==> job 5915: inputs <==
// Buzzer
module Buzzer #(parameter isSim = 1,parameter isAHB = 0) (input wire clk,rst_n,
              output wire[31:0] BDMAC_RDATA,
              output wire       BDMAC_READYOUT,
              output wire[1:0]  BDMAC_RESP,
              input wire        BDMAC_SEL,
			  input wire        BDMAC_READY,
              input wire[31:0]  BDMAC_ADDR,
              input wire[1:0]   BDMAC_TRANS,
              input wire        BDMAC_WRITE,
              input wire[31:0]  BDMAC_WDATA,
              output wire[31:0] SBDMA_HADDR,
              output wire[1:0]  SBDMA_HTRANS,
              output wire       SBDMA_HWRITE,
              input wire[31:0]  SBDMA_HRDATA,
              input wire        SBDMA_HREADY,
              output wire[31:0] BBDMA_HADDR,
              output wire[1:0]  BBDMA_HTRANS,
              output wire       BBDMA_HWRITE,
              input wire[31:0]  BBDMA_HRDATA,
              input wire        BBDMA_HREADY,
              output wire PWM);
==> flow/config.mk <==
export PLATFORM = sky130hd
export DESIGN_NAME = Buzzer
export DESIGN_NICKNAME = Buzzer
export VERILOG_FILES = /design/flow/design.v
export SDC_FILE = /design/flow/constraint.sdc
export NUM_CORES = 4
export LEC_CHECK = 0
export ABC_AREA = 0
export CAP_MARGIN = 0
export CELL_PAD_IN_SITES_DETAIL_PLACEMENT = 1
export CELL_PAD_IN_SITES_GLOBAL_PLACEMENT = 0
export CORE_MARGIN = 7
export CORE_UTILIZATION = 46
export CTS_CLUSTER_SIZE = 90
export GPL_TIMING_DRIVEN = 1
export HOLD_SLACK_MARGIN = 0.05
export MAX_ROUTING_LAYER = met4
export PLACE_DENSITY_LB_ADDON = 0.0
export SETUP_SLACK_MARGIN = 1.02
export SLEW_MARGIN = 5
==> flow/constraint.sdc <==
create_clock -name core_clock -period 7.6 [get_ports {clk}]
set_input_delay 1.5200 -clock core_clock [delete_from_list [all_inputs] [get_ports {clk}]]
set_output_delay 1.5200 -clock core_clock [all_outputs]
set_load 0.01 [all_outputs]
run.sh (not shown) runs the stock make flow with config.mk's settings and CLKGATE_MAP_FILE=.
==> inputs of job 2531, as changes to job 5915 <==
ABC_AREA = default   (was 0)
CAP_MARGIN = 20   (was 0)
CELL_PAD_IN_SITES_DETAIL_PLACEMENT = default   (was 1)
CELL_PAD_IN_SITES_GLOBAL_PLACEMENT = default   (was 0)
CORE_MARGIN = 2   (was 7)
CORE_UTILIZATION = 66   (was 46)
CTS_CLUSTER_SIZE = 42   (was 90)
GPL_TIMING_DRIVEN = default   (was 1)
HOLD_SLACK_MARGIN = default   (was 0.05)
MAX_ROUTING_LAYER = default   (was met4)
PLACE_DENSITY_LB_ADDON = default   (was 0.0)
SETUP_SLACK_MARGIN = 0.88   (was 1.02)
SLEW_MARGIN = 20   (was 5)
==> flow/constraint.sdc (replaced) <==
create_clock -name core_clock -period 2.96 [get_ports {clk}]
set_input_delay 0.5920 -clock core_clock [delete_from_list [all_inputs] [get_ports {clk}]]
set_output_delay 0.5920 -clock core_clock [all_outputs]
set_load 0.01 [all_outputs]
==> inputs of job 9458, as changes to job 5915 <==
ABC_AREA = default   (was 0)
CAP_MARGIN = 20   (was 0)
CELL_PAD_IN_SITES_DETAIL_PLACEMENT = default   (was 1)
CELL_PAD_IN_SITES_GLOBAL_PLACEMENT = default   (was 0)
CORE_MARGIN = 2   (was 7)
CORE_UTILIZATION = 66   (was 46)
CTS_CLUSTER_SIZE = 42   (was 90)
GPL_TIMING_DRIVEN = default   (was 1)
HOLD_SLACK_MARGIN = default   (was 0.05)
MAX_ROUTING_LAYER = default   (was met4)
PLACE_DENSITY_LB_ADDON = default   (was 0.0)
SETUP_SLACK_MARGIN = default   (was 1.02)
SLEW_MARGIN = 20   (was 5)
==> flow/constraint.sdc (replaced) <==
create_clock -name core_clock -period 3.3 [get_ports {clk}]
set_input_delay 0.6600 -clock core_clock [delete_from_list [all_inputs] [get_ports {clk}]]
set_output_delay 0.6600 -clock core_clock [all_outputs]
set_load 0.01 [all_outputs]
==> results.json <==
{
  "stop_error": "[ERROR GRT-0232] Routing congestion too high. Check the congestion heatmap in the GUI.",
  "status": "did not finish",
  "fp_util": 0.669,
  "gp_congestion": 0.927,
  "use_met3": 0.925,
  "chipHeight_microns": 183,
  "cts_setup_buffers": 86,
  "stop_stage": "global routing (5_1_grt)",
  "dp_slack_ns": -0.186,
  "grt_use_met2": 1.45
}
# the run above: job 2531

==> results.json <==
{
  "fp_util": 0.465,
  "clk_pin_slew_ns": 0.06,
  "wl_met3_microns": 2610,
  "top_logic_kind": "simple AND/OR/NAND/NOR gates",
  "path_buffers": 2,
  "crit_type": "reg -> out",
  "use_met3": 0.0416,
  "status": "finished clean",
  "grt_use_met2": 0.395,
  "dp_slack_ns": 3.48,
  "chipHeight_microns": 228,
  "gp_congestion": 0.910,
  "combPwrFrac": 0.105,
  "cts_setup_buffers": 0
}
# the run above: job 5915

==> results.json <==
{
  "grt_use_met2": 0.681,
  "cts_setup_buffers": 3,
  "required_ns": 3.59,
  "final-setup-viol-count": 2,
  "dp_slack_ns": 0.00573,
  "status": "finished with violations",
  "violatedChecks": "setup timing",
  "whs_ns": 0.0347,
  "fp_util": 0.669,
  "chipHeight_microns": 183,
  "gp_congestion": 0.912,
  "setup_slack_ns": -0.0181,
  "use_met3": 0.0693
}
# the run above: job 9458



==> v31 <==
Starting RTL as in the previous note.
Design Buzzer, start of the top module:
module Buzzer #(parameter isSim = 1,parameter isAHB = 0) (input wire clk,rst_n,
              output wire[31:0] BDMAC_RDATA,
              output wire       BDMAC_READYOUT,
              output wire[1:0]  BDMAC_RESP,
              input wire        BDMAC_SEL,
			  input wire        BDMAC_READY,
              input wire[31:0]  BDMAC_ADDR,
              input wire[1:0]   BDMAC_TRANS,
              input wire        BDMAC_WRITE,
              input wire[31:0]  BDMAC_WDATA,
              output wire[31:0] SBDMA_HADDR,
              output wire[1:0]  SBDMA_HTRANS,
              output wire       SBDMA_HWRITE,
              input wire[31:0]  SBDMA_HRDATA,
              input wire        SBDMA_HREADY,
              output wire[31:0] BBDMA_HADDR,
              output wire[1:0]  BBDMA_HTRANS,
              output wire       BBDMA_HWRITE,
              input wire[31:0]  BBDMA_HRDATA,
              input wire        BBDMA_HREADY,
              output wire PWM);
	wire[31:0] BRstAddr,SRstAddr;
	wire[1:0] SPri;
	wire isCyl,BisPlaying,Bstop,SisPlaying;
	wire ref_BGM,ref_Sound;
	APB_BDMAC APB_BDMAC(
		.clk              (clk),
		.rst_n            (rst_n),
		.PWRITE           (BDMAC_WRITE),
		.PSEL             (BDMAC_SEL),
		.Bref             (ref_BGM),
		.Sref             (ref_Sound),
		.PENABLE          (BDMAC_TRANS[0]),
		.PWRDATA          (BDMAC_WDATA),
		.PADDR            (BDMAC_ADDR),
		.PRDDATA          (BDMAC_RDATA),
		.BRstAddr         (BRstAddr),
		.SRstAddr         (SRstAddr),
		.SPri             (SPri),
		.isCyl            (isCyl),
		.BisPlaying       (BisPlaying),
		.Bstop            (Bstop),
		.SisPlaying       (SisPlaying)
	);
	assign BDMAC_READYOUT = 1'b1;
	assign BDMAC_RESP     = 2'b00;
  ...
clock: 3.46 ns
lec_check: 0
abc_area: 0
cap_margin: 20
cell_pad_in_sites_global_placement: 0
core_margin: 2
core_utilization: 71
cts_cluster_size: 72
gpl_timing_driven: 1
hold_slack_margin: 0.05
max_routing_layer: met4
place_density: 0.64
setup_slack_margin: 1.01
slew_margin: 15
==> v2 (differences from v31) <==
- ABC_AREA: 0 -> not set
- CELL_PAD_IN_SITES_GLOBAL_PLACEMENT: 0 -> not set
- CORE_UTILIZATION: 71 -> 17
- CTS_CLUSTER_SIZE: 72 -> not set
- GPL_TIMING_DRIVEN: 1 -> not set
- HOLD_SLACK_MARGIN: 0.05 -> not set
- MAX_ROUTING_LAYER: met4 -> not set
- PLACE_DENSITY: 0.64 -> not set
- SETUP_SLACK_MARGIN: 1.01 -> not set
- SLEW_MARGIN: 15 -> 20
==> flow/constraint.sdc (replaced) <==
create_clock -name core_clock -period 14.4 [get_ports {clk}]
set_input_delay 2.8800 -clock core_clock [delete_from_list [all_inputs] [get_ports {clk}]]
set_output_delay 2.8800 -clock core_clock [all_outputs]
set_load 0.01 [all_outputs]
==> results <==
In area after synthesis, v2 and v31 do not differ.
Synthesized cell count is the same in v31 and v2.
v2 produced a clean layout. v31 ended with an error in 5_1_grt with GRT-0116.
The die size of v2 is 4.1 times that of v31.


==> trial 37 <==
Starting RTL as in the previous note.
==> flow/config.mk <==
export PLATFORM = sky130hd
export DESIGN_NAME = Buzzer
export DESIGN_NICKNAME = Buzzer
export VERILOG_FILES = /design/flow/design.v
export SDC_FILE = /design/flow/constraint.sdc
export NUM_CORES = 4
export LEC_CHECK = 0
export ABC_AREA = 1
export CAP_MARGIN = 20
export CELL_PAD_IN_SITES_GLOBAL_PLACEMENT = 0
export CORE_MARGIN = 6
export CORE_UTILIZATION = 65
export CTS_CLUSTER_DIAMETER = 349
export CTS_CLUSTER_SIZE = 44
export GPL_TIMING_DRIVEN = 1
export HOLD_SLACK_MARGIN = 0.05
export MAX_ROUTING_LAYER = met4
export SETUP_SLACK_MARGIN = 0.39
export SLEW_MARGIN = 30
==> flow/constraint.sdc <==
create_clock -name core_clock -period 1.33 [get_ports {clk}]
set_input_delay 0.2660 -clock core_clock [delete_from_list [all_inputs] [get_ports {clk}]]
set_output_delay 0.2660 -clock core_clock [all_outputs]
set_load 0.01 [all_outputs]
==> trial 31 (differences from trial 37) <==
==> flow/config.mk (replaced) <==
export PLATFORM = sky130hd
export DESIGN_NAME = Buzzer
export DESIGN_NICKNAME = Buzzer
export VERILOG_FILES = /design/flow/design.v
export SDC_FILE = /design/flow/constraint.sdc
export NUM_CORES = 4
export LEC_CHECK = 0
export CAP_MARGIN = 20
export CORE_MARGIN = 2
export CORE_UTILIZATION = 58
export SETUP_SLACK_MARGIN = 1.25
export SLEW_MARGIN = 20
==> flow/constraint.sdc (replaced) <==
create_clock -name core_clock -period 6.61 [get_ports {clk}]
set_input_delay 1.3220 -clock core_clock [delete_from_list [all_inputs] [get_ports {clk}]]
set_output_delay 1.3220 -clock core_clock [all_outputs]
set_load 0.01 [all_outputs]
==> build 9 (differences from trial 37) <==
==> flow/config.mk (replaced) <==
export PLATFORM = sky130hd
export DESIGN_NAME = Buzzer
export DESIGN_NICKNAME = Buzzer
export VERILOG_FILES = /design/flow/design.v
export SDC_FILE = /design/flow/constraint.sdc
export NUM_CORES = 4
export LEC_CHECK = 0
export ABC_AREA = 1
export CAP_MARGIN = 20
export CELL_PAD_IN_SITES_DETAIL_PLACEMENT = 1
export CELL_PAD_IN_SITES_GLOBAL_PLACEMENT = 0
export CORE_MARGIN = 7
export CORE_UTILIZATION = 46
export CTS_CLUSTER_SIZE = 90
export GPL_TIMING_DRIVEN = 1
export HOLD_SLACK_MARGIN = 0.05
export MAX_ROUTING_LAYER = met4
export PLACE_DENSITY_LB_ADDON = 0.0
export SETUP_SLACK_MARGIN = 1.02
export SLEW_MARGIN = 15
==> flow/constraint.sdc (replaced) <==
create_clock -name core_clock -period 7.6 [get_ports {clk}]
set_input_delay 1.5200 -clock core_clock [delete_from_list [all_inputs] [get_ports {clk}]]
set_output_delay 1.5200 -clock core_clock [all_outputs]
set_load 0.01 [all_outputs]
==> trial 21 (differences from trial 37) <==
==> flow/config.mk (replaced) <==
export PLATFORM = sky130hd
export DESIGN_NAME = Buzzer
export DESIGN_NICKNAME = Buzzer
export VERILOG_FILES = /design/flow/design.v
export SDC_FILE = /design/flow/constraint.sdc
export NUM_CORES = 4
export LEC_CHECK = 0
export ABC_AREA = 1
export CAP_MARGIN = 20
export CELL_PAD_IN_SITES_GLOBAL_PLACEMENT = 0
export CORE_MARGIN = 2
export CORE_UTILIZATION = 71
export CTS_CLUSTER_SIZE = 72
export GPL_TIMING_DRIVEN = 1
export HOLD_SLACK_MARGIN = 0.05
export MAX_ROUTING_LAYER = met4
export PLACE_DENSITY_LB_ADDON = 0.06
export SLEW_MARGIN = 15
==> flow/constraint.sdc (replaced) <==
create_clock -name core_clock -period 3.46 [get_ports {clk}]
set_input_delay 0.6920 -clock core_clock [delete_from_list [all_inputs] [get_ports {clk}]]
set_output_delay 0.6920 -clock core_clock [all_outputs]
set_load 0.01 [all_outputs]
==> summary of the runs <==
Trial 31 went through all stages and came out clean. Build 9 completed without violations. Trial 21 went through all stages and came out clean. Trial 37 did not get past clock tree synthesis (4_1_cts) on DPL-0038.
Of trial 21 and trial 31, trial 31 has the higher worst setup slack (gap 2.4 ns).
The highest combinational power belongs to trial 21, the lowest to build 9.
Routed wire length, highest first: build 9, trial 21, trial 31.
Die area: build 9 > trial 31 > trial 37 > trial 21.
Register-to-register slack: build 9 > trial 31 > trial 21.
Sequential cell count is the same in trial 21 and build 9.
First-iteration DRC count, lowest first: trial 31, build 9, trial 21.
Clock-buffer cell count, highest first: trial 31, build 9, trial 21.
Of build 9 and trial 21, trial 21 has the higher sequential share of layout area (gap 0.44 points).
In clock power, trial 31 and build 9 hardly differ.
Between trial 31 and build 9, the lower synthesized area is in trial 31 (gap about 1.1%, measured against build 9).
==> figures <==
|  | build 9 | trial 31 | trial 37 | trial 21 |
|---|---|---|---|---|
| Outcome | no timing/DRC/antenna violations | no timing/DRC/antenna violations | stopped before the end | no timing/DRC/antenna violations |
| Stage where the flow stopped | - | - | clock tree synthesis (4_1_cts) | - |
| Worst path depth | 7 | 9 | - | 6 |
| Inverter count of the layout excluding clock inverters | 393 | 36 | - | 393 |
| Average detailed-routed wire length per instance | 19.09 um | 19.03 um | - | 19.82 um |
| Final Hold Violating Endpoints | 0 | 0 | - | 0 |
| Placement Setup Slack | 3.136 ns | 2.505 ns | -1.209 ns | 0.5909 ns |
| Share of the yosys chip area belonging to registers | 0.4183 | 0.4229 | 0.4183 | 0.4183 |
| Max-cap viol count | 0 | 0 | - | 0 |
| Reported sequential group power | 2.31 mW | 2.81 mW | - | 5.10 mW |
| Post-Place Cell Area | 0.02387 mm2 | 0.02330 mm2 | 0.02969 mm2 | 0.02374 mm2 |
| Clock-pin transition on the worst setup and hold timing paths | 0.06 ns | 0.06 ns | - | 0.06 ns |
| Multi-input gate area in the final layout | 0.01055 mm2 | 0.01141 mm2 | - | 0.01054 mm2 |
| Relative slew slack | 0.2749 | 0.2278 | - | 0.3436 |
| Worst Hold Path EP | BDMA_Sound.Buf[10] | BDMA_Sound.curr_state[0] | - | BDMA_Sound.Buf[1] |
| Layout buffering overhead excluding clock cells | 0.08548 | 0.09124 | - | 0.09287 |
| Violation count after the first detailed-route iteration | 1448 | 1155 | - | 3793 |
| Chip Height | 229.5 um | 194.8 um | 193.3 um | 177.4 um |
| Internal power component | 3.680 mW | 4.152 mW | - | 7.617 mW |
| Hold Startpoint | BDMA_Sound.Buf[10] | BDMA_Sound.curr_state[0] | - | BDMA_Sound.Buf[1] |
| HPWL after detailed placement | 54.89 mm | 38.61 mm | 68.86 mm | 46.09 mm |
| Register-to-register setup slack | 3.68 ns | 2.45 ns | - | 0.39 ns |
| Number of buffers on the longest clock path | 3 | 3 | - | 3 |


==> inputs of exp/umber <==
Starting RTL as in the previous note.
==> flow/config.mk <==
export PLATFORM = sky130hd
export DESIGN_NAME = Buzzer
export DESIGN_NICKNAME = Buzzer
export VERILOG_FILES = /design/flow/design.v
export SDC_FILE = /design/flow/constraint.sdc
export NUM_CORES = 4
export LEC_CHECK = 0
export CAP_MARGIN = 20
export CELL_PAD_IN_SITES_DETAIL_PLACEMENT = 2
export CORE_ASPECT_RATIO = 1.2
export CORE_MARGIN = 2
export CORE_UTILIZATION = 61
export CTS_CLUSTER_DIAMETER = 239
export GPL_ROUTABILITY_DRIVEN = 1
export GPL_TIMING_DRIVEN = 0
export HOLD_SLACK_MARGIN = 0.3
export MIN_ROUTING_LAYER = met2
export PLACE_DENSITY = 0.82
export SLEW_MARGIN = 5
==> flow/constraint.sdc <==
create_clock -name core_clock -period 5.18 [get_ports {clk}]
set_input_delay 1.0360 -clock core_clock [delete_from_list [all_inputs] [get_ports {clk}]]
set_output_delay 1.0360 -clock core_clock [all_outputs]
set_load 0.01 [all_outputs]
==> exp/sierra (differences from exp/umber) <==
Settings changed: CELL_PAD_IN_SITES_DETAIL_PLACEMENT 2 to not set, CORE_ASPECT_RATIO 1.2 to not set, CORE_UTILIZATION 61 to 70, CTS_CLUSTER_DIAMETER 239 to 52, GPL_ROUTABILITY_DRIVEN 1 to not set, GPL_TIMING_DRIVEN 0 to not set, HOLD_SLACK_MARGIN 0.3 to not set, MIN_ROUTING_LAYER met2 to not set, PLACE_DENSITY 0.82 to not set, SLEW_MARGIN 5 to 20, TNS_END_PERCENT set to 5.
==> flow/constraint.sdc (replaced) <==
create_clock -name core_clock -period 9.72 [get_ports {clk}]
set_input_delay 1.9440 -clock core_clock [delete_from_list [all_inputs] [get_ports {clk}]]
set_output_delay 1.9440 -clock core_clock [all_outputs]
set_load 0.01 [all_outputs]
==> summary of the runs <==
exp/umber died in 3_5_place_dp (DPL-0033). exp/sierra went through all stages and came out clean. Synthesized area is the same in exp/umber and exp/sierra. In synthesized cell count, exp/sierra and exp/umber do not differ. Die size: exp/umber is larger than exp/sierra (14%).
==> figures <==
metric	exp/umber	exp/sierra
Outcome	did not finish	no timing/DRC/antenna violations
Stage where the flow stopped	3_5_place_dp	-
Number of ports placed on the die boundary	243	243
Standard-cell row count	74	63
Die Size	36100 sq um	31600 sq um
Ys Warns	9	9
Core outline area	34100 sq um	29600 sq um
Synth Instances	2308	2308
Yosys cell types	92	92
Floorplan-stage core utilization	62.0%	71.3%
AND-OR/OR-AND Cells, Area Fraction	13.6%	13.6%
Multiplexer share of the synthesized area	7.49%	7.49%
Area share of fa/ha/maj cells after synthesis	0.355%	0.355%
Die W	174 microns	178 microns
Share of the synthesized area in the top cell type	17.5%	17.5%
Gpl congestion	0.990	0.929
Post-synthesis sequential area ratio	42.3%	42.3%
Post-Synthesis Mean Instance Area	9.15 sq um	9.15 sq um
Cell taking the most area after synthesis	dfrtp_1	dfrtp_1
Simple logic cell fraction of the synthesized area	22.0%	22.0%
Most frequent cell after synthesis	nor2_1	nor2_1
Ys cells	2308	2308
Die Height	208 microns	178 microns
Power figures rest on the tool's default switching activity, not on a simulated workload.
